==> flow/design.v (excerpt) <==
module ICMS(
    input CLK,
    input RST,
    input radar_echo,
    input scan_for_target,
    input [31:0] jet_speed,
    input [31:0] max_safe_distance,
    input [5:0] wind,
    input thunderstorm,
    input [1:0] visibility,
    input signed [7:0] temperature,
    output radar_pulse_trigger,
    output [31:0] distance_to_target,
    output safe_to_engage,
    output threat_detected,
    output emergency_landing_alert,
    output [1:0] ECSU_state,  
    output [1:0] ARTAU_state
);
Settings: LEC_CHECK=0, ABC_AREA=1, CAP_MARGIN=20, CORE_ASPECT_RATIO=0.5, CORE_MARGIN=2, CORE_UTILIZATION=72, CTS_CLUSTER_DIAMETER=396, CTS_CLUSTER_SIZE=97, SETUP_SLACK_MARGIN=3.39, SLEW_MARGIN=20, TNS_END_PERCENT=5; clock period 11.2 ns.
run.sh (not shown) runs the stock make flow with config.mk's settings and CLKGATE_MAP_FILE=.
The first run died in global routing (5_1_grt) (GRT-0116).
Edit:
- ABC_AREA: 1 -> default
- CORE_ASPECT_RATIO: 0.5 -> default
- CORE_UTILIZATION: 72 -> 56
- CTS_CLUSTER_DIAMETER: 396 -> default
- CTS_CLUSTER_SIZE: 97 -> default
- SETUP_SLACK_MARGIN: 3.39 -> default
- TNS_END_PERCENT: 5 -> default
- clock period: 11.2 -> 23.5 ns (I/O delays scaled with it)
This time the run completed, yet does not pass: negative setup slack.
Synthesized cell count goes down by about 10%.
Die area rises by 33%.
Synthesized area grows by 4.2%.
Edit:
- ABC_AREA: default -> 1
- CORE_UTILIZATION: 56 -> 58
- CTS_CLUSTER_SIZE: default -> 73
The changed run went through all stages and came out clean.
Via count fell by 25%.
Design area fell by about 25%.
Clock-buffer cell count rose by 2.
Edit:
- ABC_AREA: 1 -> default
- CTS_CLUSTER_SIZE: 73 -> default
- TNS_END_PERCENT: default -> 5
- clock period: 23.5 -> 19.1 ns (I/O delays scaled with it)
Effect: Now the flow finished but fails on negative setup slack; sequential cell count stays the same; die area grows by 4.1%; via count is higher by 30%; setup slack is worse by 8.6 ns; maximum frequency came out lower by 16%; register-to-register slack degrades by 8.6 ns; routed wire length rises by 43%; first-iteration DRC count grows by 89%.

========
== run 1 ==
Starting RTL as in the previous note.
make LEC_CHECK=0 CAP_MARGIN=5 CORE_MARGIN=2 CORE_UTILIZATION=71 CTS_CLUSTER_DIAMETER=28 CTS_CLUSTER_SIZE=73 SETUP_SLACK_MARGIN=5.0 SLEW_MARGIN=20 finish   # period 30.4 ns
Run 1 did not run to completion, as it errored out during global routing (5_1_grt).
Inputs modified between run 1 and run 2:
==> flow/config.mk <==
export PLATFORM = sky130hd
export DESIGN_NAME = ICMS
export DESIGN_NICKNAME = ICMS
export VERILOG_FILES = /design/flow/design.v
export SDC_FILE = /design/flow/constraint.sdc
export NUM_CORES = 4
export LEC_CHECK = 0
export CAP_MARGIN = 20
export CORE_MARGIN = 2
export CORE_UTILIZATION = 58
export SLEW_MARGIN = 20
==> flow/constraint.sdc <==
create_clock -name core_clock -period 24.4 [get_ports {CLK}]
set_input_delay 4.8800 -clock core_clock [delete_from_list [all_inputs] [get_ports {CLK}]]
set_output_delay 4.8800 -clock core_clock [all_outputs]
set_load 0.01 [all_outputs]
### Flow results
Run 1: GRT-0232 in global routing (5_1_grt) -> run aborted. Every stage of run 2 finished as expected; the final checks, on the other hand, flagged setup timing, which means the layout fails. Relative to run 1, the final estimated routing congestion in global placement measured on run 2 has decreased by a few percent. Going from run 1 to run 2, die area grew by more than 10%. Re post-cts repair resize count: run 2 is 39% down on run 1. Placement-stage worst setup slack (run 2 over run 1): decrease, 1.13 ns. The number of placed instances with taps included in run 2 sits 24% above the value recorded for run 1. From run 1 to run 2, number of storage elements in the synthesis netlist did not move at all. Comparing run 2 and run 1, the lower y dimension of the die is on run 1.
For run 3, these inputs were changed with respect to run 2:
-- flow/config.mk --
<<< run 2, line 8
export CAP_MARGIN = 20
export CORE_MARGIN = 2
export CORE_UTILIZATION = 58
export SLEW_MARGIN = 20
>>> run 3, line 8
export CAP_MARGIN = 20
export CORE_MARGIN = 2
export CORE_UTILIZATION = 40
export SLEW_MARGIN = 20
==> flow/constraint.sdc <==
create_clock -name core_clock -period 29.0 [get_ports {CLK}]
set_input_delay 5.8000 -clock core_clock [delete_from_list [all_inputs] [get_ports {CLK}]]
set_output_delay 5.8000 -clock core_clock [all_outputs]
set_load 0.01 [all_outputs]
Notes after the runs:
Across run 2 and run 3, a clean result was obtained everywhere but in run 2.
| run 2 | all stages done | FAIL | setup timing |
When the final numbers for run 2 and run 3 were put side by side, the hold path depth turned out to be smaller in run 3.
Critical path's largest stage delay: run 3 > run 2
Sequential share of layout area: run 3 higher than run 2
Summary of run 3 over run 2: clock period minus final worst setup slack higher, via count lower, wire length reported by the detailed router lower.
Input-level comparison between run 4 and run 3:
-- flow/config.mk --
<<< run 3, line 8
export CAP_MARGIN = 20
export CORE_MARGIN = 2
export CORE_UTILIZATION = 40
export SLEW_MARGIN = 20
>>> run 4, line 8
export CAP_MARGIN = 20
export CORE_MARGIN = 2
export CORE_UTILIZATION = 58
export SLEW_MARGIN = 20
export TNS_END_PERCENT = 5
==> flow/constraint.sdc <==
create_clock -name core_clock -period 23.5 [get_ports {CLK}]
set_input_delay 4.7000 -clock core_clock [delete_from_list [all_inputs] [get_ports {CLK}]]
set_output_delay 4.7000 -clock core_clock [all_outputs]
set_load 0.01 [all_outputs]
## What came out
The flow for run 4 finished, though final verification flagged setup timing. Run 4: growth of design area from synthesis to finish is 23 points higher than what run 3 reported. In run 4, the total routing resource utilization after global routing came out 15 points above the value in run 3. For the final critical-path required period, run 4 came in 1.97 ns lower than run 3 did. Of run 3 and run 4, the higher routing usage on met3 belongs to run 4. Compared to run 3, run 4 has biggest fanout along the worst timing path 1 lower. Any difference in clock transition at the register clock pins on the worst setup and hold paths after CTS between run 3 and run 4 is small enough to ignore. Run 4 vs run 3: non-clock buffer count up by more than 100%. Looking at transition time at the pin with the least slew margin, run 4 sits 0.040 ns higher than run 3 does. Run 3 → run 4: final-layout setup total negative slack decreased 7.23 ns, detailed-route wire length increased by about 14% relative to the old numbers, via count saw an increase. artau_inst.elapsed_time[5] as the worst setup path startpoint was reported by run 4, and artau_inst.elapsed_time[10] by run 3.
Edits applied to the flow inputs when going from run 4 to run 5:
-- flow/config.mk --
<<< run 4, line 8
export CAP_MARGIN = 20
export CORE_MARGIN = 2
export CORE_UTILIZATION = 58
export SLEW_MARGIN = 20
export TNS_END_PERCENT = 5
>>> run 5, line 8
export CAP_MARGIN = 20
export CORE_MARGIN = 2
export CORE_UTILIZATION = 66
export SLEW_MARGIN = 20
==> flow/constraint.sdc <==
create_clock -name core_clock -period 24.5 [get_ports {CLK}]
set_input_delay 4.9000 -clock core_clock [delete_from_list [all_inputs] [get_ports {CLK}]]
set_output_delay 4.9000 -clock core_clock [all_outputs]
set_load 0.01 [all_outputs]
## What came out
Every stage of run 4 finished as expected; the final checks, on the other hand, flagged setup timing, which means the layout fails. In the summary table, run 5 is marked failed, with error DPL-0038 raised in global routing (5_1_grt). Post-synthesis adder-cell area fraction: run 4 vs run 5 identical. The site row count in run 5 sits about 7% below the value recorded for run 4. [compare] base=run 4 new=run 5: number of cells in the design after placement decreased 119, post-CTS setup buffer count shows an increase of about 54%, final weighted congestion in routability-driven placement rose 5.8%, number of H-tree levels has remained practically unchanged. Between run 5 and run 4, the worst-case setup slack after placement is higher for run 5. In run 5, number of gates resized after cts is higher than in run 4. For the y dimension of the die, run 5 came in about 6% lower than run 4 did.
For run 6, these inputs were changed with respect to run 5:
-- flow/config.mk --
<<< run 5, line 8
export CAP_MARGIN = 20
export CORE_MARGIN = 2
export CORE_UTILIZATION = 66
export SLEW_MARGIN = 20
>>> run 6, line 8
export CAP_MARGIN = 20
export CORE_MARGIN = 2
export CORE_UTILIZATION = 40
export SETUP_SLACK_MARGIN = 1.25
export SLEW_MARGIN = 20
==> flow/constraint.sdc <==
create_clock -name core_clock -period 29.0 [get_ports {CLK}]
set_input_delay 5.8000 -clock core_clock [delete_from_list [all_inputs] [get_ports {CLK}]]
set_output_delay 5.8000 -clock core_clock [all_outputs]
set_load 0.01 [all_outputs]
[summary]
- Summary — vertical die size, run 6 relative to run 5: higher, by 55 microns.
- From run 6 to run 5, area fraction in and, or, nand and nor cells after synthesis did not move at all.
- The detailed-placement wirelength estimate in run 6 is 0.830 times that in run 5.
- Any difference in average cell area after synthesis between run 5 and run 6 is small enough to ignore.
- Compared with run 5, run 6 shows number of standard-cell rows in the floorplan higher by 21.
- Die size: run 6 exceeds run 5
- In summary, run 6 completed successfully, with a layout that passed the timing, design-rule and antenna checks.
- Delta (run 6 minus run 5): number of setup buffers added after CTS shrank by 29; fraction of the yosys area taken by sequential cells level; chip area line of the yosys report comparable.
